==> design.v <==
module matvec_mul #(
    parameter R=8, C=8, W_X=8, W_K=8,
    localparam DEPTH = $clog2(C),
               W_M = W_X + W_K,
               W_Y = W_M + DEPTH
  )(  
    input  logic clk, cen,
    input  logic signed [R-1:0][C-1:0][W_K-1:0] k,
    input  logic signed        [C-1:0][W_X-1:0] x, 
    output logic signed        [R-1:0][W_Y-1:0] y
  );
  localparam C_PAD = 2**$clog2(C);
  logic signed [W_Y-1:0] tree [R][DEPTH+1][C_PAD];  
  logic signed [C_PAD-1:0][W_X-1:0] x_pad;
  logic signed [R-1:0][C_PAD-1:0][W_K-1:0] k_pad;      
  always_comb begin
    x_pad = '0;
    k_pad = '0;
    for (int i = 0; i < C; i++) begin
      x_pad[i] = x[i];
    end
    for (int i = 0; i < R; i++) begin
      for (int j = 0; j < C; j++) begin
        k_pad[i][j] = k[i][j];
      end
    end
  end
  genvar r, c, d, a;
  for (r=0; r<R; r=r+1) begin
    for (c=0; c<C_PAD; c=c+1)
      always_ff @(posedge clk)   
        if (cen) tree[r][0][c] <= $signed(k_pad[r][c]) * $signed(x_pad[c]);
    for (d=0; d<DEPTH; d=d+1)
      for (a=0; a<C_PAD/2**(d+1); a=a+1)
        always_ff @(posedge clk)   
          if (cen) tree[r][d+1][a] <= tree[r][d][2*a] + tree[r][d][2*a+1];
    assign y[r] = tree[r][DEPTH][0];
  end
endmodule
module axis_matvec_mul #(
    parameter R=8, C=8, W_X=4, W_K=3,
    localparam W_Y = W_X + W_K + $clog2(C)
)(
    input  logic clk, rstn,
    output logic s_axis_kx_tready,
    input  logic s_axis_kx_tvalid,
    input  logic [R*C*W_K + C*W_X -1:0] s_axis_kx_tdata,
    input  logic m_axis_y_tready,
    output logic m_axis_y_tvalid,
    output logic [R*W_Y-1:0] m_axis_y_tdata
);
    typedef enum logic [2:0] {
        IDLE,
        LOAD_DATA,
        COMPUTING,
        RESULT_READY
    } state_t;
    state_t state, next_state;
    logic [R-1:0][C-1:0][W_K-1:0] k_reg;
    logic [C-1:0][W_X-1:0] x_reg;
    logic [R*W_Y-1:0] y_reg;
    logic computing;
    logic [$clog2(C+2)-1:0] compute_counter;
    always_ff @(posedge clk or negedge rstn) begin
        if (!rstn) begin
            state <= IDLE;
        end else begin
            state <= next_state;
        end
    end
    matvec_mul #(
        .R(R), .C(C), .W_X(W_X), .W_K(W_K)
    ) MATVEC (
        .clk(clk),
        .cen(computing),
        .k(k_reg),
        .x(x_reg),
        .y(y_reg)
    );
    always_comb begin
        next_state = state;
        case (state)
            IDLE: 
                if (s_axis_kx_tvalid && s_axis_kx_tready)
                    next_state = LOAD_DATA;
            LOAD_DATA:
                next_state = COMPUTING;
            COMPUTING: 
                if (compute_counter == C+1)
                    next_state = RESULT_READY;
            RESULT_READY:
                if (m_axis_y_tready)
                    next_state = IDLE;
        endcase
    end
    always_ff @(posedge clk or negedge rstn) begin
        if (!rstn) begin
            k_reg <= '0;
            x_reg <= '0;
            computing <= 1'b0;
            compute_counter <= '0;
            m_axis_y_tvalid <= 1'b0;
            m_axis_y_tdata <= '0;
        end else begin
            case (state)
                IDLE: begin
                    compute_counter <= '0;
                    computing <= 1'b0;
                    if (s_axis_kx_tvalid && s_axis_kx_tready) begin
                        for (int r = 0; r < R; r++) begin
                            for (int c = 0; c < C; c++) begin
                                k_reg[r][c] <= s_axis_kx_tdata[(r*C + c)*W_K +: W_K];
                            end
                        end
                        for (int c = 0; c < C; c++) begin
                            x_reg[c] <= s_axis_kx_tdata[R*C*W_K + c*W_X +: W_X];
                        end
                    end
                end
                LOAD_DATA: begin
                    computing <= 1'b1;
                end
                COMPUTING: begin
                    compute_counter <= compute_counter + 1;
                    if (compute_counter == C+1) begin
                        m_axis_y_tdata <= y_reg;
                        m_axis_y_tvalid <= 1'b1;
                        computing <= 1'b0;
                    end
                end
                RESULT_READY: begin
                    if (m_axis_y_tready) begin
                        m_axis_y_tvalid <= 1'b0;
                    end
                end
            endcase
        end
    end
    assign s_axis_kx_tready = (state == IDLE);
endmodule
==> run.sh <==
#!/bin/bash
# the make line also repeats each setting of config.mk as NAME=value (left out here)
make -C /OpenROAD-flow-scripts/flow DESIGN_CONFIG=/design/flow/config.mk WORK_HOME=/design/flow/orfs CLKGATE_MAP_FILE= finish
==> config.mk <==
export PLATFORM = sky130hd
export DESIGN_NAME = axis_matvec_mul
export DESIGN_NICKNAME = axis_matvec_mul
export VERILOG_FILES = /design/flow/design.v
export SDC_FILE = /design/flow/constraint.sdc
export NUM_CORES = 4
export LEC_CHECK = 0
export CAP_MARGIN = 5
export CELL_PAD_IN_SITES_DETAIL_PLACEMENT = 2
export CORE_ASPECT_RATIO = 0.83
export CORE_MARGIN = 2
export CORE_UTILIZATION = 41
export CTS_CLUSTER_DIAMETER = 372
export HOLD_SLACK_MARGIN = 0.15
export MAX_ROUTING_LAYER = met4
export MIN_ROUTING_LAYER = met2
export SLEW_MARGIN = 20
==> constraint.sdc <==
create_clock -name core_clock -period 8.0 [get_ports {clk}]
set_input_delay 1.6000 -clock core_clock [delete_from_list [all_inputs] [get_ports {clk}]]
set_output_delay 1.6000 -clock core_clock [all_outputs]
set_load 0.01 [all_outputs]
==> results of run 1 <==
## area by class of cell
type	instances	share of cell area, %
Timing Repair Buffer	356	3.76
Clock buffer	233	4.87
Clock inverter	60	0.673
Sequential cell	1322	40.4
Multi-Input combinational cell	4705	44.0
Inverter	656	2.61
Antenna cell	45	0.119
Tap cell	2660	3.53
## per-layer routing
| layer | global-route usage (%) | share of wire (%) | vias up |
|---|---|---|---|
| met5 | - | 0 | - |
| met4 | 14.1 | 11 | 0 |
| met3 | 45.7 | 36 | 2821 |
| met2 | 51.4 | 53 | 23800 |
| met1 | - | 0 | 25600 |
| li1 | - | - | 24500 |
==> results_slide.txt, run 1 <==
Run Summary

Critical path
  • Crit Path Max Fanout: 15
  • Crit end category: flip-flop
  • Worst EP arrival: roughly 4300 ps
  • Family with the most delay on the worst path: adder cells
  • End of the critical path: MATVEC.tree[1][5]
  • Crit Reg-Reg Endpoint: MATVEC.tree[1][5]
  • Max stage delay on crit path: 1090 ps
  • R2R Path Start: x_reg[6]
  • Reg2reg setup slack: 4280 ps
  • Critical path's most frequent cell: fa_1
  • Number of stages on the worst setup path: 8
  • Reg2Reg Depth: 8
  • CP max-delay cell: dfrtp_1
  • WS Path Type: flip-flop to flip-flop
  • Critical Path Source Type: flip-flop
  • Buf+Inv Stages, Crit Path: 2
  • Crit path from: x_reg[6]
  • Cells along the critical path: buf_4 -> nand2_1 -> fa_1 -> inv_1 -> fa_1 -> ha_1 -> fa_1 -> xor2_1
  • CP required: around 8600 ps

Clocking
  • Hold-fix buffers, CTS: 0
  • Clock-pin slew on the worst setup and hold paths: 70 ps
  • H-tree depth: 4
  • Latency at later pin: 880 ps
  • Clk Tree Root Cell: clkbuf_16
  • PostCTS Resize Cnt: 0
  • CTS tree: yes
  • Post-CTS Setup Bufs: 0
  • Num CTS Buffers: 156
  • Clock tree buffer depth: 3
  • Count of clock tree sinks: around 1.3k

Hold path
  • Worst Hold End: m_axis_y_tdata[50]
  • Min-Delay Startpoint: MATVEC.tree[184][0]
  • WHS Path Cells: 1
  • Worst min-delay path category: flip-flop to flip-flop

Route
  • First DRT Iteration DRCs: 14.3k
  • WL/cell: roughly 27 um
  • Post-route antenna net violation count: 0
  • Iteration count of the initial detailed-routing pass: 9
  • DRC viols: 0
  • Vias post-DR: 76.7k
  • Final wirelength: roughly 280 mm
  • Vias per cell: around 7.6

Run status
  • Outcome: no timing/DRC/antenna violations

Final layout
  • Reg area: 38100 sq um
  • Fill cell count: 19.5k
  • Synth-to-Final Area Change: 14.0%
  • Post-layout nets: just under 9k
  • Finished Layout Cells: 10.0k
  • Utilization after layout: 47.0%
  • Finished Cell Area: 94400 sq um
  • Logic area: 41600 sq um

Global routing
  • Vias in the first global route: 92.9k
  • First-pass GRT wire length: 414 mm
  • GRT Total Usage: roughly two fifths
  • Initial antenna violation count: 1
  • Largest net degree at the start of global routing: 187
  • Total congestion overflow: 0

Final timing
  • Fmax: 0.269 GHz
  • Skew final: 37.8 ps
  • Hold Fails Final Rpt: 0
  • Max-slew violation count: 0
  • Setup TNS: 0 ps
  • Hold WS: 478 ps
  • Post-layout min period: 3720 ps
  • Worst-Margin Slew: 1190 ps
  • Setup WS post-layout: around 4300 ps
  • Fin crit share: 46.5%
  • Slew Limit Headroom: 21.0%
  • RSZ-0062 raised after global routing: false
  • Setup Viol. Count Final: 0

Placement
  • GPL Wtd Cong: about 0.88
  • DP Cell Count: slightly below 10k
  • Dpl ws: 4040 ps
  • Port buffer count: 309
  • Post-DP HPWL: 186 mm
  • Post-DP Area: 89000 sq um

Synth
  • Area leader, netlist: edfxtp_1
  • Synth Register Bits: about 1.3k
  • Sequential element share of the synthesized area: a little under half
  • Yosys Instances: 6836
  • Synth mux share: 4.22%
  • Count leader, synth: edfxtp_1
  • Ys flop type: edfxtp_1
  • Synth cell count leaders: edfxtp_1, ha_1, inv_1
  • Yosys cell types: about 58
  • Synth top area cells: edfxtp_1, ha_1, dfrtp_1
  • Synth Area in Compound Gates: 7.76%
  • Ys async rst share: 23.8%
  • Synth Area in Adders: a little under a quarter
  • Avg Cell Area, Syn: between 10 and 15 sq um
  • Total of warnings raised by yosys: 3
  • Synth Cell Area: 82800 sq um
  • Floorplan Nets: 8359
  • Yosys Chip Area: 82800 sq um
  • Area leader share: about 37%
  • Cells after Synth: just under 7k
  • EDFF count, synth: approximately 1k
  • Comb area leader: adder cells
  • Xor+xnor area frac: 6.68%
  • Yosys simple share: 9.04%

Floorplanning
  • FP Core Util: 41.2%
  • Core box area: approximately 200000 sq um
  • Die y size: 413 um
  • DIE AREA: 206000 sq um
  • Die Wd: 497 um
  • Row count: 150
  • I/O pin count: 310

Flow run
  • Maxcap violations: 0
  • Log Warnings: around 60
==> run 2, diff against run 1 <==
CAP_MARGIN = 40   (was 5)
CELL_PAD_IN_SITES_DETAIL_PLACEMENT = 0   (was 2)
CORE_ASPECT_RATIO = 1.4   (was 0.83)
CORE_MARGIN = 10   (was 2)
CORE_UTILIZATION = 40   (was 41)
CTS_CLUSTER_DIAMETER = 196   (was 372)
GPL_ROUTABILITY_DRIVEN = 0   (was not set)
HOLD_SLACK_MARGIN = 0.14   (was 0.15)
MIN_ROUTING_LAYER = not set   (was met2)
SETUP_SLACK_MARGIN = 0.53   (was not set)
TNS_END_PERCENT = 65   (was not set)
==> results_slide.txt, run 2 <==
Run Summary

Final layout
  • Finished Cell Area: 94200 sq um
  • Finished Layout Cells: 10.0k
  • Utilization after layout: 45.7%
  • Post-layout nets: 8725
  • Synth-to-Final Area Change: 13.7%

Synth
  • Ys async rst share: between 20% and 30%
  • Yosys Instances: ~6.8k
  • Avg Cell Area, Syn: 12.1 sq um
  • Ys flop type: edfxtp_1
  • Yosys cell types: between 50 and 60
  • Sequential element share of the synthesized area: 46.1%
  • Yosys Chip Area: 82800 sq um
  • Synth Register Bits: roughly 1.3k
  • Xor+xnor area frac: around 6.7%
  • Synth Area in Compound Gates: 7.76%
  • Comb area leader: adder cells
  • Total of warnings raised by yosys: 3
  • Area leader share: 36.6%
  • Synth mux share: 4.22%
  • Area leader, netlist: edfxtp_1
  • Synth top area cells: edfxtp_1, ha_1, dfrtp_1
  • EDFF count, synth: 1008
  • Synth Area in Adders: 22.5%
  • Synth Cell Area: 82800 sq um
  • Floorplan Nets: 8359
  • Count leader, synth: edfxtp_1
  • Synth cell count leaders: edfxtp_1, ha_1, inv_1
  • Yosys simple share: 9.04%
  • Cells after Synth: roughly 7k

Critical path
  • CP max-delay cell: dfstp_2
  • Crit end category: primary output
  • Family with the most delay on the worst path: flip-flops
  • Crit path from: state[0]
  • WS Path Type: flip-flop to primary output
  • Cells along the critical path: clkdlybuf4s50_1
  • Crit Path Max Fanout: 5
  • CP required: 6400 ps
  • Worst EP arrival: 1900 ps
  • R2R Path Start: x_reg[7]
  • Buf+Inv Stages, Crit Path: 1
  • Max stage delay on crit path: 580 ps
  • End of the critical path: s_axis_kx_tready
  • Reg2Reg Depth: 7
  • Crit Reg-Reg Endpoint: MATVEC.tree[193][5]
  • Reg2reg setup slack: 4670 ps
  • Critical Path Source Type: flip-flop
  • Number of stages on the worst setup path: 1

Floorplanning
  • DIE AREA: 226000 sq um
  • I/O pin count: approximately 310
  • Core box area: 206000 sq um
  • Die Wd: slightly above 400 um
  • FP Core Util: roughly two fifths
  • Row count: between 150 and 200
  • Die y size: 558 um

Route
  • First DRT Iteration DRCs: approximately 2.6k
  • Final wirelength: roughly 190 mm
  • DRC viols: 0
  • Vias per cell: 5.09
  • Vias post-DR: ~50k
  • Post-route antenna net violation count: 0
  • WL/cell: 19.1 um
  • Iteration count of the initial detailed-routing pass: 5

Clocking
  • CTS tree: yes
  • Latency at later pin: 820 ps
  • PostCTS Resize Cnt: 0
  • Clock-pin slew on the worst setup and hold paths: roughly 60 ps
  • Count of clock tree sinks: 1322
  • Clock tree buffer depth: 4
  • Hold-fix buffers, CTS: 0
  • Post-CTS Setup Bufs: 0
  • Clk Tree Root Cell: clkbuf_16
  • H-tree depth: 4
  • Num CTS Buffers: 154

Global routing
  • Largest net degree at the start of global routing: around 180
  • GRT Total Usage: 17.4%
  • Total congestion overflow: 0
  • Vias in the first global route: 53.6k
  • Initial antenna violation count: 12
  • First-pass GRT wire length: approximately 300 mm

Hold path
  • WHS Path Cells: 1
  • Min-Delay Startpoint: MATVEC.tree[184][4]
  • Worst Hold End: m_axis_y_tdata[54]
  • Worst min-delay path category: flip-flop to flip-flop

Final timing
  • RSZ-0062 raised after global routing: false
  • Hold Fails Final Rpt: 0
  • Max-slew violation count: 0
  • Setup Viol. Count Final: 0
  • Setup TNS: 0 ps
  • Fin crit share: 43.7%
  • Slew Limit Headroom: 23.1%
  • Fmax: between 0.2 and 0.3 GHz
  • Skew final: 73.8 ps
  • Post-layout min period: 3500 ps
  • Worst-Margin Slew: 1150 ps

Placement
  • DP Cell Count: 9732
  • Port buffer count: between 300 and 400
  • Post-DP HPWL: 143 mm
  • Post-DP Area: 89300 sq um

Run status
  • Outcome: no timing/DRC/antenna violations

Flow run
  • Maxcap violations: 0
  • Log Warnings: 52
run 2: final cells by class:
type / count / area (sq um)
flip-flops and latches: 1322 / 38100
clock inverters: 80 / 761
multi-input cells: 4705 / 41600
inverters: 656 / 2460
clock buffers: 194 / 4110
fillers: 18400 / 112000
repair buffers: 363 / 3750
diodes: 7 / 17.5
well taps: 2686 / 3360
run 2: layer usage:
layer / GRT usage, % / part of all wire [%] / wire [um] / up-vias
met5: - / 0 / 0 / -
li1: - / - / - / 24600
met1: 20.3 / 42 / 79400 / 25100
met4: 6.66 / 4.2 / 8130 / 0
met2: 30.6 / 51 / 97200 / 882
met3: 2.02 / 3.4 / 6550 / 315
run 2: through the flow:
stage	hold slack [ps]	setup WS (ps)
global placement	446	4060
global route	463	4410
floorplan	440	459
finish	443	4500
detailed placement	464	4040
CTS	442	4420
==> run 3, diff against run 2 <==
ABC_AREA = 1   (was not set)
CAP_MARGIN = 20   (was 40)
CELL_PAD_IN_SITES_DETAIL_PLACEMENT = not set   (was 0)
CORE_ASPECT_RATIO = not set   (was 1.4)
CORE_MARGIN = 2   (was 10)
CORE_UTILIZATION = 72   (was 40)
CTS_CLUSTER_DIAMETER = 226   (was 196)
CTS_CLUSTER_SIZE = 10   (was not set)
GPL_ROUTABILITY_DRIVEN = not set   (was 0)
HOLD_SLACK_MARGIN = 0.28   (was 0.14)
MAX_ROUTING_LAYER = not set   (was met4)
TNS_END_PERCENT = not set   (was 65)
clock period = 1.88 ns   (was 8.0 ns; I/O delays follow)
==> results_slide.txt, run 3 <==
Key Metrics from the Run

Synth
  • Ys flop type: edfxtp_1
  • Synth cell count leaders: nand2_1, inv_1, edfxtp_1
  • Comb area leader: adder cells
  • Ys async rst share: 23.8%
  • Area leader, netlist: edfxtp_1
  • EDFF count, synth: 1008
  • Synth Area in Compound Gates: between 4 and 5%
  • Xor+xnor area frac: under 10%
  • Synth top area cells: edfxtp_1, ha_1, nand2_1
  • Yosys cell types: 34
  • Cells after Synth: between 9k and 10k
  • Synth Area in Adders: 21.8%
  • Synth Cell Area: 85500 sq um
  • Yosys simple share: 17.5%
  • Synth mux share: 0%
  • Yosys Instances: 9189
  • Sequential element share of the synthesized area: 44.6%
  • Yosys Chip Area: ~86000 sq um
  • Avg Cell Area, Syn: 9.31 sq um
  • Synth Register Bits: 1322
  • Count leader, synth: nand2_1
  • Floorplan Nets: 10.7k
  • Total of warnings raised by yosys: 3
  • Area leader share: 35.4%

Placement
  • GPL Wtd Cong: 0.970
  • Post-DP HPWL: 174 mm
  • Port buffer count: 309
  • DP Cell Count: ~12k

Floorplanning
  • Die y size: between 300 and 400 um
  • Row count: 126
  • I/O pin count: 310
  • DIE AREA: 122000 sq um
  • Die Wd: 349 um
  • Core box area: roughly 120000 sq um
  • FP Core Util: 72.5%

Run status
  • Fail Step: global routing
  • Outcome: aborted with a tool error
  • Error: [ERROR GRT-0232] Routing congestion too high. Check the congestion heatmap in the GUI.

Clocking
  • Clk Tree Root Cell: clkbuf_16
  • Count of clock tree sinks: 1322
  • Num CTS Buffers: 150
  • Clock tree buffer depth: 3
  • H-tree depth: 4

Global routing
  • Total congestion overflow: 30
  • GRT Total Usage: 74.6%
-- run 3: per-stage QoR --
| stage | util [%] | cell area (sq um) | TNS [ps] | worst slack [ps] |
|---|---|---|---|---|
| CTS | 90.5 | 107000 | -174730 | -745 |
| detailed placement | 83.5 | 98500 | -161750 | -819 |
| global placement | 83.5 | 98500 | -143520 | -756 |
| floorplan | - | 87200 | -5823260 | -5970 |
-- run 3: what timing repair did --
| item | 4_1_cts |
|---|---|
| hold buffers | 188 |
| pin swaps | 156 |
| gates cloned | 11 |
| setup buffers | 38 |
| resized | 352 |
| endpoints found under the hold margin | 501 |
| setup endpoints to repair | 2068 |
-- run 3: per-layer routing --
metal  GRT overflow  GRT usage [%]
met4             15           75.3
met1              0           70.9
met2             15           92.6
met5              0           36.1
met3              0           61.1
==> run 4, diff against run 3 <==
CORE_ASPECT_RATIO = 0.54   (was not set)
CORE_UTILIZATION = 71   (was 72)
CTS_CLUSTER_DIAMETER = not set   (was 226)
CTS_CLUSTER_SIZE = 91   (was 10)
HOLD_SLACK_MARGIN = not set   (was 0.28)
SETUP_SLACK_MARGIN = 1.56   (was 0.53)
clock period = 6.24 ns   (was 1.88 ns; I/O delays follow)
==> results_slide.txt, run 4 <==
Run Summary

Flow run
  • Log Warnings: 49
  • Maxcap violations: 0

Final timing
  • Worst-Margin Slew: 1160 ps
  • Skew final: around 31 ps
  • Hold WS: 416 ps
  • Setup WS post-layout: roughly 2500 ps
  • Max-slew violation count: 0
  • RSZ-0062 raised after global routing: false
  • Post-layout min period: roughly 3700 ps
  • Fmax: about 0.27 GHz
  • Slew Limit Headroom: between 20 and 25%
  • Fin crit share: 59.6%
  • Hold Fails Final Rpt: 0
  • Setup Viol. Count Final: 0

Synth
  • Avg Cell Area, Syn: roughly 9.3 sq um
  • Synth Cell Area: 85500 sq um
  • Synth cell count leaders: nand2_1, inv_1, edfxtp_1
  • Yosys cell types: 34
  • Area leader share: 35.4%
  • Ys flop type: edfxtp_1
  • Yosys simple share: 17.5%
  • Synth Register Bits: 1322
  • EDFF count, synth: 1008
  • Count leader, synth: nand2_1
  • Area leader, netlist: edfxtp_1
  • Synth Area in Adders: 21.8%
  • Synth mux share: 0%
  • Cells after Synth: 9189
  • Comb area leader: adder cells
  • Synth top area cells: edfxtp_1, ha_1, nand2_1
  • Yosys Instances: 9189
  • Ys async rst share: 23.8%
  • Floorplan Nets: 10.7k
  • Xor+xnor area frac: 4.34%
  • Synth Area in Compound Gates: under 10%
  • Yosys Chip Area: 85500 sq um
  • Total of warnings raised by yosys: 3
  • Sequential element share of the synthesized area: 44.6%

Clocking
  • Hold-fix buffers, CTS: 0
  • Num CTS Buffers: 120
  • Clk Tree Root Cell: clkbuf_16
  • Clock tree buffer depth: 3
  • Count of clock tree sinks: 1322
  • H-tree depth: 3
  • Clock-pin slew on the worst setup and hold paths: about 70 ps
  • Post-CTS Setup Bufs: 0
  • CTS tree: yes
  • PostCTS Resize Cnt: 0
  • Latency at later pin: 770 ps

Critical path
  • WS Path Type: flip-flop to flip-flop
  • Reg2Reg Depth: 11
  • Crit path from: x_reg[8]
  • Max stage delay on crit path: 540 ps
  • Family with the most delay on the worst path: buffers and inverters
  • Crit end category: flip-flop
  • End of the critical path: MATVEC.tree[226][5]
  • Number of stages on the worst setup path: 11
  • Crit Reg-Reg Endpoint: MATVEC.tree[226][5]
  • Critical Path Source Type: flip-flop
  • Reg2reg setup slack: 2520 ps
  • Buf+Inv Stages, Crit Path: 5
  • Cells along the critical path: buf_4 -> clkinv_1 -> buf_4 -> nand2_1 -> fa_1 -> fa_1 -> inv_1 -> ha_1 -> inv_1 -> fa_1 -> xnor2_1
  • Worst EP arrival: 4240 ps
  • Critical path's most frequent cell: fa_1
  • Crit Path Max Fanout: 17
  • CP max-delay cell: clkinv_1
  • CP required: slightly below 7000 ps
  • R2R Path Start: x_reg[8]

Placement
  • Post-DP HPWL: 164 mm
  • Dpl ws: between 2000 and 3000 ps
  • Port buffer count: 309
  • GPL Wtd Cong: 0.933

Route
  • Post-route antenna net violation count: 0
  • Final wirelength: 221 mm
  • WL/cell: roughly 20 um
  • Vias post-DR: about 64k
  • First DRT Iteration DRCs: 7403
  • DRC viols: 0
  • Iteration count of the initial detailed-routing pass: 6
  • Vias per cell: 5.64

Global routing
  • GRT Total Usage: 36.2%
  • Largest net degree at the start of global routing: 175
  • Total congestion overflow: 0
  • Initial antenna violation count: 16
  • Vias in the first global route: 62.4k
  • First-pass GRT wire length: 345 mm

Floorplanning
  • FP Core Util: 71.7%
  • I/O pin count: 310
  • Core box area: around 120000 sq um
  • Row count: 93
  • Die Wd: 476 um
  • Die y size: 259 um
  • DIE AREA: 123000 sq um

Final layout
  • Synth-to-Final Area Change: 10.7%
  • Fill cell count: 7750
  • Post-layout nets: 11.1k

Hold path
  • Worst min-delay path category: primary input to async pin

Run status
  • Outcome: no timing/DRC/antenna violations
run 4: metrics by stage:
step | cells | setup TNS, ps | cell area (sq um) | utilization [%]
floorplan | 9189 | -1306340 | 85600 | -
global placement | 11000 | 0 | 90600 | 75.9
detailed placement | 11000 | 0 | 90600 | 75.9
CTS | 11300 | 0 | 94700 | 79.3
global route | 11300 | 0 | 94700 | 79.3
finish | 11300 | 0 | 94700 | 79.3
run 4: routing by layer:
metal	global-route usage (%)	share of wire [%]	up-vias
met3	8.80	12	474
met1	53.2	43	30100
met4	16.1	5.1	6
met2	51.4	41	2917
li1	-	-	30100
met5	0	0.014	-
run 4: cell type report:
cell class / instances / area (sq um) / share of cell area [%]
clock inverters: 76 / 761 / 0.803
diodes: 8 / 20.0 / 0.0211
flip-flops and latches: 1322 / 38100 / 40.3
inverters: 1574 / 5920 / 6.25
multi-input cells: 6158 / 40900 / 43.2
clock buffers: 154 / 3280 / 3.47
well taps: 1615 / 2020 / 2.13
repair buffers: 366 / 3650 / 3.85
==> run 5, diff against run 4 <==
ABC_AREA = not set   (was 1)
CORE_ASPECT_RATIO = not set   (was 0.54)
CORE_UTILIZATION = 72   (was 71)
CTS_CLUSTER_SIZE = 36   (was 91)
PLACE_DENSITY_LB_ADDON = 0.0   (was not set)
SETUP_SLACK_MARGIN = 1.88   (was 1.56)
clock period = 6.57 ns   (was 6.24 ns; I/O delays follow)
==> results_slide.txt, run 5 <==
Run Summary

Clocking
  • Clock tree buffer depth: 3
  • Clk Tree Root Cell: clkbuf_16
  • PostCTS Resize Cnt: 0
  • CTS tree: yes
  • Post-CTS Setup Bufs: 0
  • Count of clock tree sinks: 1322
  • Hold-fix buffers, CTS: 0
  • Clock-pin slew on the worst setup and hold paths: 60 ps
  • Latency at later pin: about 770 ps
  • Num CTS Buffers: approximately 140
  • H-tree depth: 4

Critical path
  • CP required: 7080 ps
  • End of the critical path: MATVEC.tree[128][5]
  • Worst EP arrival: 3990 ps
  • Number of stages on the worst setup path: 7
  • WS Path Type: flip-flop to flip-flop
  • Crit Reg-Reg Endpoint: MATVEC.tree[128][5]
  • Critical Path Source Type: flip-flop
  • Crit path from: x_reg[3]
  • Cells along the critical path: buf_4 -> and2_1 -> fa_1 -> ha_1 -> ha_1 -> fa_1 -> xor2_1
  • Reg2reg setup slack: 3090 ps
  • Max stage delay on crit path: 920 ps
  • R2R Path Start: x_reg[3]
  • Buf+Inv Stages, Crit Path: 1
  • Crit end category: flip-flop
  • Family with the most delay on the worst path: adder cells
  • Reg2Reg Depth: 7
  • Crit Path Max Fanout: 24
  • CP max-delay cell: dfrtp_1

Final timing
  • Fin crit share: 53.0%
  • Setup Viol. Count Final: 0
  • RSZ-0062 raised after global routing: false
  • Post-layout min period: 3480 ps
  • Worst-Margin Slew: 1040 ps
  • Max-slew violation count: 0
  • Hold WS: 464 ps
  • Setup WS post-layout: 3090 ps
  • Skew final: 38.8 ps
  • Fmax: ~0.29 GHz
  • Slew Limit Headroom: 31.0%
  • Hold Fails Final Rpt: 0

Floorplanning
  • Die Wd: 343 um
  • I/O pin count: 310
  • Die y size: ~340 um
  • DIE AREA: 118000 sq um
  • Core box area: 114000 sq um
  • FP Core Util: between 70 and 80%
  • Row count: 124

Synth
  • Synth Cell Area: 82800 sq um
  • Synth mux share: 4.22%
  • Area leader share: roughly 37%
  • Synth Register Bits: 1322
  • Avg Cell Area, Syn: 12.1 sq um
  • EDFF count, synth: 1008
  • Synth cell count leaders: edfxtp_1, ha_1, inv_1
  • Yosys cell types: 58
  • Yosys Instances: 6836
  • Count leader, synth: edfxtp_1
  • Total of warnings raised by yosys: 3
  • Comb area leader: adder cells
  • Ys async rst share: between 20% and 30%
  • Floorplan Nets: about 8.4k
  • Yosys simple share: 9.04%
  • Area leader, netlist: edfxtp_1
  • Sequential element share of the synthesized area: 46.1%
  • Ys flop type: edfxtp_1
  • Xor+xnor area frac: 6.68%
  • Synth top area cells: edfxtp_1, ha_1, dfrtp_1
  • Synth Area in Compound Gates: 7.76%
  • Synth Area in Adders: 22.5%
  • Yosys Chip Area: ~83000 sq um
  • Cells after Synth: 6836

Global routing
  • Vias in the first global route: 54.3k
  • Largest net degree at the start of global routing: roughly 180
  • First-pass GRT wire length: 289 mm
  • Total congestion overflow: 0
  • GRT Total Usage: 32.0%
  • Initial antenna violation count: 7

Route
  • WL/cell: 20.9 um
  • Vias per cell: 5.97
  • Post-route antenna net violation count: 0
  • Final wirelength: 185 mm
  • Vias post-DR: 52.6k
  • Iteration count of the initial detailed-routing pass: 6
  • First DRT Iteration DRCs: 4238
  • DRC viols: 0

Final layout
  • Utilization after layout: ~81%
  • Finished Cell Area: approximately 92000 sq um
  • Fill cell count: 6716
  • Post-layout nets: 8707
  • Synth-to-Final Area Change: 11.6%
  • Logic area: 41600 sq um
  • Reg area: 38100 sq um

Placement
  • Post-DP Area: between 80000 and 90000 sq um
  • GPL Wtd Cong: a little under 0.9
  • Post-DP HPWL: 136 mm
  • Dpl ws: 2800 ps
  • Port buffer count: 309

Flow run
  • Log Warnings: roughly 47
  • Maxcap violations: 0

Run status
  • Outcome: no timing/DRC/antenna violations

Hold path
  • Worst Hold End: m_axis_y_tdata[76]
  • Worst min-delay path category: flip-flop to flip-flop
  • WHS Path Cells: 1
  • Min-Delay Startpoint: MATVEC.tree[248][6]
run 5: layout make-up:
type                       count  share of cell area, %
multi-input combinational   4705                   45.0
sequential                  1322                   41.3
clock buffer                 203                   4.55
timing repair buffer         356                   3.87
inverter                     656                   2.67
tap                         1512                   2.05
clock inverter                62                  0.576
antenna                        3                0.00813
run 5: stage by stage:
| stage | std cells | TNS (ps) |
|---|---|---|
| 4_1_cts | 8815 | 0 |
| 2_1_floorplan | 6836 | -979450 |
| 5_1_grt | 8816 | 0 |
| 3_5_place_dp | 8550 | 0 |
| 3_3_place_gp | 8550 | 0 |
| 6_report | 8819 | 0 |
run 5: metal layers:
layer	GRT usage [%]	vias up	wire, um
met1	42.0	26000	75600
met5	0	-	13
met4	14.8	4	9160
li1	-	24600	-
met2	53.1	1606	88900
met3	4.52	411	11000
==> run 6, diff against run 5 <==
ABC_AREA = 0   (was not set)
CELL_PAD_IN_SITES_GLOBAL_PLACEMENT = 3   (was not set)
CORE_UTILIZATION = 36   (was 72)
CTS_CLUSTER_DIAMETER = 199   (was not set)
CTS_CLUSTER_SIZE = not set   (was 36)
GPL_TIMING_DRIVEN = 1   (was not set)
HOLD_SLACK_MARGIN = 0.3   (was not set)
MIN_ROUTING_LAYER = met1   (was not set)
PLACE_DENSITY_LB_ADDON = 0.01   (was 0.0)
SETUP_SLACK_MARGIN = 0.13   (was 1.88)
TNS_END_PERCENT = 20   (was not set)
clock period = 4.76 ns   (was 6.57 ns; I/O delays follow)
==> results_slide.txt, run 6 <==
Run Summary

Run status
  • Outcome: no timing/DRC/antenna violations

Floorplanning
  • I/O pin count: 310
  • DIE AREA: roughly 230000 sq um
  • Die Wd: 484 um
  • Row count: 176
  • Core box area: 229000 sq um
  • FP Core Util: 36.1%
  • Die y size: 484 um

Final timing
  • Max-slew violation count: 0
  • Post-layout min period: 3470 ps
  • Hold Fails Final Rpt: 0
  • Slew Limit Headroom: 25.7%
  • Fmax: 0.288 GHz
  • Worst-Margin Slew: 1110 ps
  • Skew final: 21.2 ps
  • Setup Viol. Count Final: 0
  • Hold WS: 461 ps
  • RSZ-0062 raised after global routing: false
  • Fin crit share: 72.8%

Placement
  • DP Cell Count: 10.1k
  • Post-DP HPWL: 153 mm
  • GPL Wtd Cong: between 0.7 and 0.8
  • Port buffer count: 309

Synth
  • Synth cell count leaders: edfxtp_1, ha_1, inv_1
  • Yosys Chip Area: around 83000 sq um
  • Synth Cell Area: 82800 sq um
  • Synth top area cells: edfxtp_1, ha_1, dfrtp_1
  • Synth Area in Compound Gates: 7.76%
  • Cells after Synth: around 6.8k
  • Avg Cell Area, Syn: about 12 sq um
  • Area leader, netlist: edfxtp_1
  • Sequential element share of the synthesized area: 46.1%
  • Floorplan Nets: between 8k and 9k
  • EDFF count, synth: 1008
  • Synth Register Bits: 1322
  • Count leader, synth: edfxtp_1
  • Yosys cell types: approximately 58
  • Yosys Instances: roughly 6.8k
  • Synth mux share: under 10%
  • Xor+xnor area frac: under 10%
  • Area leader share: 36.6%
  • Yosys simple share: under 10%
  • Total of warnings raised by yosys: 3
  • Ys flop type: edfxtp_1
  • Synth Area in Adders: 22.5%
  • Ys async rst share: 23.8%
  • Comb area leader: adder cells

Critical path
  • Crit path from: x_reg[29]
  • Cells along the critical path: buf_4 -> nand2_1 -> fa_1 -> inv_1 -> fa_1 -> ha_1 -> fa_1 -> xor2_1
  • Family with the most delay on the worst path: adder cells
  • Max stage delay on crit path: 1070 ps
  • Reg2reg setup slack: 1290 ps
  • Number of stages on the worst setup path: 8
  • Critical path's most frequent cell: fa_1
  • Critical Path Source Type: flip-flop
  • CP max-delay cell: dfrtp_1
  • Worst EP arrival: 4010 ps
  • Reg2Reg Depth: 8
  • CP required: 5300 ps
  • End of the critical path: MATVEC.tree[231][5]
  • Crit end category: flip-flop
  • Buf+Inv Stages, Crit Path: 2
  • R2R Path Start: x_reg[29]
  • WS Path Type: flip-flop to flip-flop
  • Crit Path Max Fanout: 17
  • Crit Reg-Reg Endpoint: MATVEC.tree[231][5]

Global routing
  • First-pass GRT wire length: 318 mm
  • Total congestion overflow: 0
  • Largest net degree at the start of global routing: approximately 150
  • GRT Total Usage: 17.8%
  • Vias in the first global route: 52.6k
  • Initial antenna violation count: 11

Route
  • Vias per cell: around 4.8
  • Iteration count of the initial detailed-routing pass: 5
  • WL/cell: a little under 20 um
  • Post-route antenna net violation count: 0
  • First DRT Iteration DRCs: approximately 2.5k
  • DRC viols: 0
  • Vias post-DR: 50.1k
  • Final wirelength: 205 mm

Flow run
  • Log Warnings: 40
  • Maxcap violations: 0

Final layout
  • Reg area: about 38000 sq um
  • Finished Layout Cells: 10.4k
  • Synth-to-Final Area Change: 15.5%
  • Post-layout nets: between 8k and 9k
  • Logic area: 41600 sq um
  • Fill cell count: 21.5k
  • Utilization after layout: between 40% and 50%

Hold path
  • Worst min-delay path category: flip-flop to flip-flop
  • WHS Path Cells: 2
  • Min-Delay Startpoint: state[2]
  • Worst Hold End: state[1]

Clocking
  • Clock-pin slew on the worst setup and hold paths: 60 ps
  • Count of clock tree sinks: ~1.3k
  • CTS tree: yes
  • PostCTS Resize Cnt: 0
  • Clk Tree Root Cell: clkbuf_16
  • Num CTS Buffers: 168
  • Clock tree buffer depth: 3
  • H-tree depth: 4
  • Latency at later pin: approximately 800 ps
  • Post-CTS Setup Bufs: 0
  • Hold-fix buffers, CTS: 1
==> run 6: metal layers <==
layer / part of all wire, % / wire length, um / vias up / track usage, %
met1: 47 / 97100 / 24500 / 24.4
met2: 48 / 97500 / 604 / 29.8
met3: 2.9 / 5870 / 230 / 2.41
met4: 2.1 / 4310 / 0 / 4.02
li1: - / - / 24800 / -
met5: 0 / 0 / - / 0
==> run 6: through the flow <==
stage               worst slack, ps  area [sq um]  TNS (ps)
global route                   1160         95600         0
detailed placement             1280         89900         0
CTS                            1250         95600         0
floorplan                     -2780         82800  -2805740
finish                         1290         95600         0
global placement               1300         89900         0
==> run 6: area by class of cell <==
type | count | share of cell area [%]
flip-flops and latches | 1322 | 39.9
clock buffers | 230 | 4.91
diodes | 15 | 0.0392
inverters | 656 | 2.57
repair buffers | 390 | 4.10
multi-input cells | 4705 | 43.5
well taps | 3026 | 3.96
clock inverters | 88 | 1.09
==> run 7, diff against run 6 <==
ABC_AREA = not set   (was 0)
CELL_PAD_IN_SITES_GLOBAL_PLACEMENT = not set   (was 3)
CORE_UTILIZATION = 57   (was 36)
CTS_CLUSTER_DIAMETER = not set   (was 199)
GPL_TIMING_DRIVEN = not set   (was 1)
HOLD_SLACK_MARGIN = not set   (was 0.3)
MIN_ROUTING_LAYER = not set   (was met1)
PLACE_DENSITY_LB_ADDON = not set   (was 0.01)
SETUP_SLACK_MARGIN = not set   (was 0.13)
TNS_END_PERCENT = not set   (was 20)
clock period = 4.11 ns   (was 4.76 ns; I/O delays follow)
==> results_slide.txt, run 7 <==
Run Summary

Placement
  • DP Cell Count: 8962
  • GPL Wtd Cong: about 0.86
  • Port buffer count: 309
  • Post-DP HPWL: about 140 mm

Final layout
  • Post-layout nets: 8735
  • Fill cell count: 10.9k
  • Utilization after layout: between 60% and 70%
  • Finished Layout Cells: between 9k and 10k
  • Synth-to-Final Area Change: 13.2%

Final timing
  • Slew Limit Headroom: 21.9%
  • Fmax: ~0.30 GHz
  • Hold WS: between 90 and 100 ps
  • Skew final: 26.6 ps
  • Hold Fails Final Rpt: 0
  • Post-layout min period: between 3000 and 4000 ps
  • Setup Viol. Count Final: 0
  • Fin crit share: 80.0%
  • RSZ-0062 raised after global routing: false
  • Worst-Margin Slew: 1160 ps
  • Setup TNS: 0 ps
  • Max-slew violation count: 0

Synth
  • Synth mux share: 4.22%
  • Synth top area cells: edfxtp_1, ha_1, dfrtp_1
  • Avg Cell Area, Syn: approximately 12 sq um
  • Yosys cell types: 58
  • Area leader, netlist: edfxtp_1
  • Ys flop type: edfxtp_1
  • Xor+xnor area frac: 6.68%
  • Synth cell count leaders: edfxtp_1, ha_1, inv_1
  • Count leader, synth: edfxtp_1
  • Area leader share: 36.6%
  • Synth Cell Area: 82800 sq um
  • Floorplan Nets: around 8.4k
  • EDFF count, synth: 1008
  • Comb area leader: adder cells
  • Synth Area in Adders: 22.5%
  • Cells after Synth: 6836
  • Ys async rst share: roughly a quarter
  • Synth Area in Compound Gates: a little under 8%
  • Sequential element share of the synthesized area: 46.1%
  • Total of warnings raised by yosys: 3
  • Yosys simple share: 9.04%
  • Yosys Instances: a little under 7k
  • Synth Register Bits: 1322
  • Yosys Chip Area: 82800 sq um

Critical path
  • Reg2Reg Depth: 7
  • R2R Path Start: x_reg[29]
  • Worst EP arrival: 3800 ps
  • WS Path Type: flip-flop to flip-flop
  • CP required: between 4000 and 5000 ps
  • Number of stages on the worst setup path: 7
  • Buf+Inv Stages, Crit Path: 1
  • Reg2reg setup slack: between 800 and 900 ps
  • Max stage delay on crit path: 1070 ps
  • CP max-delay cell: dfrtp_1
  • Crit Reg-Reg Endpoint: MATVEC.tree[71][5]
  • Critical path's most frequent cell: fa_1
  • End of the critical path: MATVEC.tree[71][5]
  • Crit end category: flip-flop
  • Family with the most delay on the worst path: adder cells
  • Critical Path Source Type: flip-flop
  • Cells along the critical path: nand2_1 -> fa_1 -> inv_1 -> fa_1 -> ha_1 -> fa_1 -> xor2_1
  • Crit path from: x_reg[29]
  • Crit Path Max Fanout: 25

Clocking
  • Clock-pin slew on the worst setup and hold paths: 60 ps
  • Post-CTS Setup Bufs: 0
  • Num CTS Buffers: 151
  • PostCTS Resize Cnt: 0
  • Count of clock tree sinks: 1322
  • Clock tree buffer depth: 3
  • Latency at later pin: 780 ps
  • H-tree depth: 4
  • Clk Tree Root Cell: clkbuf_16
  • Hold-fix buffers, CTS: 0
  • CTS tree: yes

Route
  • DRC viols: 0
  • Vias post-DR: 51.1k
  • First DRT Iteration DRCs: around 3.5k
  • Vias per cell: 5.52
  • Iteration count of the initial detailed-routing pass: 8
  • Post-route antenna net violation count: 0
  • WL/cell: 20.1 um
  • Final wirelength: 186 mm

Run status
  • Outcome: no timing/DRC/antenna violations

Global routing
  • GRT Total Usage: 25.6%
  • Vias in the first global route: 51.8k
  • Initial antenna violation count: 12
  • First-pass GRT wire length: 289 mm
  • Largest net degree at the start of global routing: 124
  • Total congestion overflow: 0

Floorplanning
  • FP Core Util: 57.6%
  • Core box area: 144000 sq um
  • Row count: 139
  • DIE AREA: 148000 sq um
  • Die y size: 385 um
  • Die Wd: ~390 um
  • I/O pin count: 310

Flow run
  • Maxcap violations: 0
  • Log Warnings: 37

Hold path
  • Worst min-delay path category: primary input to async pin
run 7: cell type report:
class / instances / area (sq um) / share of cell area (%)
antenna: 4 / 10.0 / 0.0107
sequential: 1322 / 38100 / 40.7
tap: 1903 / 2380 / 2.54
inverter: 656 / 2460 / 2.63
clock buffer: 207 / 4300 / 4.59
clock inverter: 76 / 1010 / 1.08
multi-input combinational: 4705 / 41600 / 44.4
timing repair buffer: 376 / 3810 / 4.07
run 7: metrics by stage:
| stage | instance area, sq um | worst slack, ps |
|---|---|---|
| after detailed placement | 88400 | 872 |
| after CTS | 93700 | 839 |
| after floorplan | 82800 | -3430 |
| final | 93700 | 824 |
| after global routing | 93700 | 656 |
| after global placement | 88400 | 916 |
run 7: metal layers:
metal	share of wire, %	wire [um]	track usage [%]
met1	46	84800	36.0
met2	47	86500	41.2
met3	4.5	8440	3.43
met4	3.2	5890	8.07
met5	0.025	47	0
==> run 8, diff against run 7 <==
ABC_AREA = 1   (was not set)
CAP_MARGIN = 35   (was 20)
CELL_PAD_IN_SITES_GLOBAL_PLACEMENT = 3   (was not set)
CORE_ASPECT_RATIO = 0.87   (was not set)
CORE_UTILIZATION = 15   (was 57)
CTS_CLUSTER_SIZE = 67   (was not set)
GPL_ROUTABILITY_DRIVEN = 0   (was not set)
GPL_TIMING_DRIVEN = 0   (was not set)
HOLD_SLACK_MARGIN = 0.01   (was not set)
MAX_ROUTING_LAYER = met4   (was not set)
MIN_ROUTING_LAYER = met2   (was not set)
SETUP_SLACK_MARGIN = 0.03   (was not set)
TNS_END_PERCENT = 40   (was not set)
clock period = 4.94 ns   (was 4.11 ns; I/O delays follow)
==> results_slide.txt, run 8 <==
Run Summary

Synth
  • Ys flop type: edfxtp_1
  • Area leader share: around 35%
  • Xor+xnor area frac: 4.34%
  • Synth top area cells: edfxtp_1, ha_1, nand2_1
  • Synth cell count leaders: nand2_1, inv_1, edfxtp_1
  • Yosys simple share: 17.5%
  • Comb area leader: adder cells
  • Avg Cell Area, Syn: 9.31 sq um
  • EDFF count, synth: 1008
  • Ys async rst share: 23.8%
  • Synth Register Bits: 1322
  • Synth Area in Adders: a little over a fifth
  • Cells after Synth: 9189
  • Synth mux share: 0%
  • Area leader, netlist: edfxtp_1
  • Yosys Instances: 9189
  • Total of warnings raised by yosys: 3
  • Yosys Chip Area: 85500 sq um
  • Synth Cell Area: between 80000 and 90000 sq um
  • Count leader, synth: nand2_1
  • Floorplan Nets: 10.7k
  • Sequential element share of the synthesized area: between 40% and 50%
  • Yosys cell types: 34
  • Synth Area in Compound Gates: 4.19%

Final timing
  • Skew final: 49.3 ps
  • Hold Fails Final Rpt: 0
  • Slew Limit Headroom: 38.9%
  • Fmax: approximately 0.24 GHz
  • RSZ-0062 raised after global routing: false
  • Worst-Margin Slew: approximately 920 ps
  • Setup WS post-layout: 789 ps
  • Max-slew violation count: 0
  • Hold WS: 445 ps
  • Post-layout min period: 4150 ps
  • Fin crit share: 84.0%
  • Setup Viol. Count Final: 0

Hold path
  • Worst Hold End: m_axis_y_tdata[30]
  • Min-Delay Startpoint: MATVEC.tree[120][0]
  • WHS Path Cells: 2
  • Worst min-delay path category: flip-flop to flip-flop

Critical path
  • Crit path from: x_reg[7]
  • CP required: 5610 ps
  • Crit end category: flip-flop
  • Buf+Inv Stages, Crit Path: 4
  • Critical Path Source Type: flip-flop
  • Reg2reg setup slack: 790 ps
  • Cells along the critical path: buf_2 -> buf_2 -> nand2_1 -> inv_1 -> fa_1 -> ha_1 -> ha_1 -> and3_1 -> nor2_1 -> inv_1 -> nand2_1 -> nand2_1
  • Crit Path Max Fanout: 10
  • Max stage delay on crit path: 680 ps
  • Number of stages on the worst setup path: 12
  • Family with the most delay on the worst path: buffers and inverters
  • WS Path Type: flip-flop to flip-flop
  • Reg2Reg Depth: 12
  • R2R Path Start: x_reg[7]
  • Crit Reg-Reg Endpoint: MATVEC.tree[65][8]
  • Worst EP arrival: 4820 ps
  • CP max-delay cell: dfrtp_1
  • End of the critical path: MATVEC.tree[65][8]
  • Critical path's most frequent cell: nand2_1

Clocking
  • Num CTS Buffers: 185
  • Post-CTS Setup Bufs: 0
  • Clock tree buffer depth: 4
  • Count of clock tree sinks: 1322
  • H-tree depth: 4
  • Latency at later pin: 950 ps
  • Clock-pin slew on the worst setup and hold paths: around 60 ps
  • CTS tree: yes
  • Clk Tree Root Cell: clkbuf_16

Route
  • Iteration count of the initial detailed-routing pass: 6
  • Vias post-DR: approximately 87k
  • DRC viols: 0
  • WL/cell: a little over 20 um
  • First DRT Iteration DRCs: 9309
  • Final wirelength: 354 mm
  • Post-route antenna net violation count: 0
  • Vias per cell: 4.97

Floorplanning
  • I/O pin count: 310
  • Die Wd: around 800 um
  • FP Core Util: 15.1%
  • Core box area: 568000 sq um
  • Row count: 258
  • DIE AREA: 576000 sq um
  • Die y size: approximately 700 um

Placement
  • Port buffer count: 309
  • DP Cell Count: 17.1k
  • Dpl ws: 897 ps
  • Post-DP HPWL: 264 mm

Global routing
  • Total congestion overflow: 0
  • GRT Total Usage: 19.1%
  • Largest net degree at the start of global routing: 65
  • Initial antenna violation count: 0
  • Vias in the first global route: between 90k and 100k
  • First-pass GRT wire length: 488 mm

Final layout
  • Post-layout nets: 11.3k
  • Synth-to-Final Area Change: 23.9%
  • Utilization after layout: 18.7%
  • Finished Layout Cells: 17.5k
  • Fill cell count: 63.0k

Run status
  • Outcome: no timing/DRC/antenna violations

Flow run
  • Log Warnings: 28
  • Maxcap violations: 0
==> run 8: final cells by class <==
class                           instances  area [sq um]  share of cell area [%]
Timing Repair Buffer                  381          4650                    4.38
Clock buffer                          261          5310                    5.01
Tap cell                             7540          9430                    8.90
Buffer                                135           664                   0.627
Clock inverter                         81           846                   0.798
Inverter                             1574          5910                    5.57
Sequential cell                      1322         38100                    36.0
Multi-Input combinational cell       6158         40900                    38.6
Antenna cell                           67           168                   0.158
==> run 8: through the flow <==
step                      cell area [sq um]   TNS, ps
after floorplan                       85600  -2618040
after global placement                98100         -
after detailed placement              99500         0
after CTS                            106000         0
after global routing                 106000         0
final                                106000         0
==> run 8: what timing repair did <==
action / 4_1_cts / 5_1_grt
hold buffers: 1 / 0
hold endpoints to repair: 35 / 0
resized: 0 / 0
setup endpoints to repair: 0 / 0
==> run 8: metal layers <==
layer / up-vias / share of wire [%] / global-route usage (%) / routed length, um
met5: - / 0 / - / 0
met4: 0 / 5.0 / 2.06 / 17700
met3: 1136 / 44 / 26.6 / 157000
met2: 23900 / 51 / 21.3 / 179000
met1: 31500 / 0 / - / 0
li1: 30500 / - / - / -
==> run 9, diff against run 8 <==
ABC_AREA = not set   (was 1)
CAP_MARGIN = 20   (was 35)
CELL_PAD_IN_SITES_DETAIL_PLACEMENT = 2   (was not set)
CELL_PAD_IN_SITES_GLOBAL_PLACEMENT = not set   (was 3)
CORE_ASPECT_RATIO = 0.52   (was 0.87)
CORE_UTILIZATION = 41   (was 15)
CTS_CLUSTER_DIAMETER = 372   (was not set)
CTS_CLUSTER_SIZE = not set   (was 67)
GPL_ROUTABILITY_DRIVEN = not set   (was 0)
GPL_TIMING_DRIVEN = not set   (was 0)
HOLD_SLACK_MARGIN = 0.15   (was 0.01)
SETUP_SLACK_MARGIN = 0.89   (was 0.03)
TNS_END_PERCENT = not set   (was 40)
clock period = 8.0 ns   (was 4.94 ns; I/O delays follow)
==> results_slide.txt, run 9 <==
Run Summary

Placement
  • DP Cell Count: slightly below 10k
  • Post-DP HPWL: 196 mm
  • Port buffer count: 309
  • GPL Wtd Cong: 0.908

Final timing
  • Hold WS: 478 ps
  • RSZ-0062 raised after global routing: false
  • Fmax: ~0.26 GHz
  • Post-layout min period: 3890 ps
  • Worst-Margin Slew: around 1200 ps
  • Fin crit share: 48.6%
  • Setup TNS: 0 ps
  • Slew Limit Headroom: 19.9%
  • Setup Viol. Count Final: 0
  • Max-slew violation count: 0
  • Hold Fails Final Rpt: 0
  • Skew final: around 68 ps

Route
  • DRC viols: 0
  • Final wirelength: 280 mm
  • Vias post-DR: 76.7k
  • First DRT Iteration DRCs: 14.1k
  • WL/cell: 27.8 um
  • Iteration count of the initial detailed-routing pass: 8
  • Post-route antenna net violation count: 0
  • Vias per cell: between 7 and 8

Synth
  • Yosys Instances: 6836
  • Yosys Chip Area: ~83000 sq um
  • Total of warnings raised by yosys: 3
  • Cells after Synth: 6836
  • Synth top area cells: edfxtp_1, ha_1, dfrtp_1
  • Ys async rst share: 23.8%
  • Synth Cell Area: between 80000 and 90000 sq um
  • Avg Cell Area, Syn: roughly 12 sq um
  • Comb area leader: adder cells
  • Area leader, netlist: edfxtp_1
  • Yosys simple share: about 9.0%
  • Floorplan Nets: 8359
  • Yosys cell types: approximately 58
  • Synth mux share: 4.22%
  • Synth Area in Adders: between 20% and 30%
  • Area leader share: 36.6%
  • EDFF count, synth: 1008
  • Count leader, synth: edfxtp_1
  • Ys flop type: edfxtp_1
  • Xor+xnor area frac: around 6.7%
  • Synth Register Bits: about 1.3k
  • Sequential element share of the synthesized area: 46.1%
  • Synth Area in Compound Gates: 7.76%
  • Synth cell count leaders: edfxtp_1, ha_1, inv_1

Critical path
  • Critical path's most frequent cell: ha_1
  • Crit Reg-Reg Endpoint: MATVEC.tree[160][8]
  • Reg2reg setup slack: 4110 ps
  • Crit Path Max Fanout: 39
  • Critical Path Source Type: flip-flop
  • Crit path from: x_reg[3]
  • Cells along the critical path: nand2_1 -> fa_1 -> inv_1 -> ha_1 -> ha_1 -> a21o_1 -> a21oi_1 -> xnor2_1
  • WS Path Type: flip-flop to flip-flop
  • Buf+Inv Stages, Crit Path: 1
  • Reg2Reg Depth: 8
  • Number of stages on the worst setup path: 8
  • R2R Path Start: x_reg[3]
  • Crit end category: flip-flop
  • Max stage delay on crit path: ~1200 ps
  • Worst EP arrival: about 4500 ps
  • CP required: 8590 ps
  • Family with the most delay on the worst path: adder cells
  • CP max-delay cell: dfrtp_2
  • End of the critical path: MATVEC.tree[160][8]

Clocking
  • Hold-fix buffers, CTS: 0
  • Count of clock tree sinks: 1322
  • PostCTS Resize Cnt: 0
  • CTS tree: yes
  • H-tree depth: 4
  • Latency at later pin: 880 ps
  • Post-CTS Setup Bufs: 0
  • Clock-pin slew on the worst setup and hold paths: 70 ps
  • Clock tree buffer depth: 4
  • Clk Tree Root Cell: clkbuf_16
  • Num CTS Buffers: 146

Hold path
  • Min-Delay Startpoint: MATVEC.tree[184][9]
  • Worst Hold End: m_axis_y_tdata[59]
  • Worst min-delay path category: flip-flop to flip-flop
  • WHS Path Cells: 1

Run status
  • Outcome: no timing/DRC/antenna violations

Final layout
  • Finished Layout Cells: 10.0k
  • Reg area: 38100 sq um
  • Synth-to-Final Area Change: 13.6%
  • Post-layout nets: about 8.7k
  • Fill cell count: a little under 20k
  • Logic area: 41600 sq um

Floorplanning
  • DIE AREA: 206000 sq um
  • Die y size: 328 um
  • Die Wd: approximately 630 um
  • Core box area: 200000 sq um
  • I/O pin count: 310
  • FP Core Util: 41.4%
  • Row count: 118

Global routing
  • GRT Total Usage: 42.1%
  • Vias in the first global route: 93.3k
  • Gr busiest metal: met3
  • Initial antenna violation count: 0
  • Largest net degree at the start of global routing: 167
  • First-pass GRT wire length: 417 mm
  • Met3 Use GR: a little over half
  • Routing usage on met1: 0%
  • Total congestion overflow: 0
  • GR Layer Usage met2: 49.3%

Flow run
  • Log Warnings: 57
  • Maxcap violations: 0
run 9: layout make-up:
type	instances	share of cell area [%]
multi-input combinational	4705	44.2
sequential	1322	40.5
clock buffer	200	4.55
timing repair buffer	357	3.80
tap	2700	3.59
inverter	656	2.62
clock inverter	57	0.601
antenna	45	0.120
run 9: layer usage:
metal / wire [um] / up-vias
met5: 0 / -
met4: 24100 / 0
met3: 114000 / 2682
met2: 141000 / 24000
met1: 0 / 25500
li1: - / 24500
run 9: stage by stage:
step | instance area, sq um | util, % | worst slack [ps]
finish | 94100 | 47.1 | 4110
global route | 94000 | 47.0 | 4100
CTS | 94000 | 47.0 | 4360
detailed placement | 89100 | 44.6 | 3970
global placement | 89100 | 44.6 | 4030
floorplan | 82800 | - | 459
==> run 10, diff against run 9 <==
CAP_MARGIN = 5   (was 20)
CORE_ASPECT_RATIO = 0.83   (was 0.52)
CORE_UTILIZATION = 70   (was 41)
CTS_CLUSTER_DIAMETER = not set   (was 372)
HOLD_SLACK_MARGIN = not set   (was 0.15)
MAX_ROUTING_LAYER = not set   (was met4)
SETUP_SLACK_MARGIN = not set   (was 0.89)
==> results_slide.txt, run 10 <==
Key Metrics from the Run

Run status
  • Outcome: aborted with a tool error
  • Fail Step: detailed placement
  • Error: [ERROR DPL-0033] detailed placement checks failed during check placement.

Synth
  • Xor+xnor area frac: under 10%
  • Avg Cell Area, Syn: 12.1 sq um
  • Yosys Instances: just under 7k
  • Synth Cell Area: 82800 sq um
  • Count leader, synth: edfxtp_1
  • Yosys simple share: 9.04%
  • Yosys Chip Area: just over 80000 sq um
  • Synth Area in Adders: between 20% and 30%
  • Ys flop type: edfxtp_1
  • Yosys cell types: 58
  • Synth mux share: 4.22%
  • Total of warnings raised by yosys: 3
  • Synth cell count leaders: edfxtp_1, ha_1, inv_1
  • Comb area leader: adder cells
  • Synth Register Bits: around 1.3k
  • Ys async rst share: a little under a quarter
  • EDFF count, synth: between 1k and 1.5k
  • Synth Area in Compound Gates: 7.76%
  • Synth top area cells: edfxtp_1, ha_1, dfrtp_1
  • Area leader, netlist: edfxtp_1
  • Floorplan Nets: between 8k and 9k
  • Area leader share: a little over a third
  • Sequential element share of the synthesized area: 46.1%
  • Cells after Synth: 6836

Placement
  • GPL Wtd Cong: 0.928
  • Port buffer count: approximately 310

Floorplanning
  • Die Wd: 381 um
  • Die y size: 317 um
  • Row count: about 110
  • DIE AREA: 121000 sq um
  • I/O pin count: 310
  • Core box area: 117000 sq um
  • FP Core Util: between 70% and 80%
==> run 10: metrics by stage <==
step           worst slack, ps  instance area, sq um  cells  hold WS, ps
2_1_floorplan              274                 82800   6836          440
3_3_place_gp              3790                 87600   8598          459
==> run 11, diff against run 10 <==
ABC_AREA = 1   (was not set)
CAP_MARGIN = 35   (was 5)
CELL_PAD_IN_SITES_DETAIL_PLACEMENT = not set   (was 2)
CELL_PAD_IN_SITES_GLOBAL_PLACEMENT = 3   (was not set)
CORE_ASPECT_RATIO = 0.87   (was 0.83)
CORE_UTILIZATION = 15   (was 70)
CTS_CLUSTER_SIZE = 100   (was not set)
GPL_ROUTABILITY_DRIVEN = 0   (was not set)
SETUP_SLACK_MARGIN = 0.03   (was not set)
TNS_END_PERCENT = 40   (was not set)
clock period = 4.94 ns   (was 8.0 ns; I/O delays follow)
==> results_slide.txt, run 11 <==
Run Summary

Run status
  • Outcome: no timing/DRC/antenna violations

Route
  • Vias per cell: 4.86
  • First DRT Iteration DRCs: between 7k and 8k
  • DRC viols: 0
  • WL/cell: 17.5 um
  • Post-route antenna net violation count: 0
  • Final wirelength: approximately 300 mm
  • Vias post-DR: 84.4k
  • Iteration count of the initial detailed-routing pass: 6

Synth
  • Xor+xnor area frac: under 10%
  • Synth cell count leaders: nand2_1, inv_1, edfxtp_1
  • Synth top area cells: edfxtp_1, ha_1, nand2_1
  • Cells after Synth: about 9.2k
  • Area leader, netlist: edfxtp_1
  • Synth Register Bits: 1322
  • Ys flop type: edfxtp_1
  • Synth Cell Area: 85500 sq um
  • Synth mux share: 0%
  • Yosys simple share: ~18%
  • EDFF count, synth: 1008
  • Synth Area in Adders: 21.8%
  • Total of warnings raised by yosys: 3
  • Synth Area in Compound Gates: 4.19%
  • Yosys Instances: 9189
  • Ys async rst share: about a quarter
  • Sequential element share of the synthesized area: 44.6%
  • Avg Cell Area, Syn: 9.31 sq um
  • Yosys cell types: 34
  • Yosys Chip Area: roughly 86000 sq um
  • Area leader share: 35.4%
  • Floorplan Nets: 10.7k
  • Count leader, synth: nand2_1
  • Comb area leader: adder cells

Final timing
  • Setup Viol. Count Final: 0
  • Fin crit share: 71.0%
  • Skew final: 36.6 ps
  • Worst-Margin Slew: about 900 ps
  • Fmax: around 0.29 GHz
  • Setup WS post-layout: 1430 ps
  • Hold Fails Final Rpt: 0
  • Slew Limit Headroom: 41.6%
  • Post-layout min period: 3510 ps
  • Max-slew violation count: 0
  • RSZ-0062 raised after global routing: false

Hold path
  • Worst min-delay path category: primary input to async pin

Final layout
  • Finished Cell Area: between 100000 and 150000 sq um
  • Post-layout nets: 11.2k
  • Synth-to-Final Area Change: 22.2%

Clocking
  • CTS tree: yes
  • H-tree depth: 4
  • Post-CTS Setup Bufs: 0
  • Clock tree buffer depth: 4
  • PostCTS Resize Cnt: 0
  • Hold-fix buffers, CTS: 0
  • Latency at later pin: 920 ps
  • Count of clock tree sinks: 1322
  • Num CTS Buffers: 177
  • Clk Tree Root Cell: clkbuf_16
  • Clock-pin slew on the worst setup and hold paths: approximately 60 ps

Critical path
  • Crit Path Max Fanout: 17
  • Critical Path Source Type: flip-flop
  • Max stage delay on crit path: 680 ps
  • Crit Reg-Reg Endpoint: MATVEC.tree[135][4]
  • Number of stages on the worst setup path: 10
  • Worst EP arrival: 4170 ps
  • Reg2Reg Depth: 10
  • CP max-delay cell: clkinv_1
  • Cells along the critical path: buf_4 -> clkinv_1 -> nand2_1 -> fa_1 -> fa_1 -> inv_1 -> ha_1 -> inv_1 -> fa_1 -> inv_1
  • Reg2reg setup slack: 1430 ps
  • Crit end category: flip-flop
  • End of the critical path: MATVEC.tree[135][4]
  • WS Path Type: flip-flop to flip-flop
  • CP required: 5600 ps
  • Family with the most delay on the worst path: adder cells
  • R2R Path Start: x_reg[28]
  • Buf+Inv Stages, Crit Path: 5
  • Crit path from: x_reg[28]

Flow run
  • Maxcap violations: 0
  • Log Warnings: 33

Floorplanning
  • Row count: 258
  • FP Core Util: 15.1%
  • Die y size: 708 um
  • DIE AREA: 576000 sq um
  • Die Wd: between 800 and 900 um
  • Core box area: 568000 sq um
  • I/O pin count: between 300 and 400

Global routing
  • Vias in the first global route: 97.8k
  • First-pass GRT wire length: 439 mm
  • Total congestion overflow: 0
  • Initial antenna violation count: 1
  • GRT Total Usage: approximately 16%
  • Largest net degree at the start of global routing: 130

Placement
  • Port buffer count: 309
  • Post-DP HPWL: about 230 mm
  • Post-DP Area: 98500 sq um
  • Dpl ws: 1470 ps
[run 11: final cells by class]
| class | count | area, sq um |
|---|---|---|
| Timing Repair Buffer | 408 | 4200 |
| Multi-Input combinational cell | 6158 | 40900 |
| Clock buffer | 235 | 4910 |
| Sequential cell | 1322 | 38100 |
| Clock inverter | 92 | 965 |
| Tap cell | 7540 | 9430 |
| Inverter | 1574 | 5920 |
| Antenna cell | 30 | 75.1 |
| Fill cell | 63100 | 463000 |
[run 11: metal layers]
metal  vias to the layer above  global-route usage [%]  routed length, um
met2                     22200                    18.7             162000
met3                       742                    22.4             131000
met5                         -                    1.25                803
met1                     31300                       -                  0
met4                        11                    1.60              10600
li1                      30200                       -                  -
[run 11: metrics by stage]
step / TNS [ps] / instances / hold slack, ps / utilization, %
finish: 0 / 17400 / 83.6 / 18.4
global placement: 0 / 17000 / 436 / 17.3
global route: 0 / 17300 / 86.1 / 18.4
CTS: 0 / 17300 / 36.9 / 18.4
floorplan: -2618040 / 9189 / 425 / -
detailed placement: 0 / 17000 / 433 / 17.4
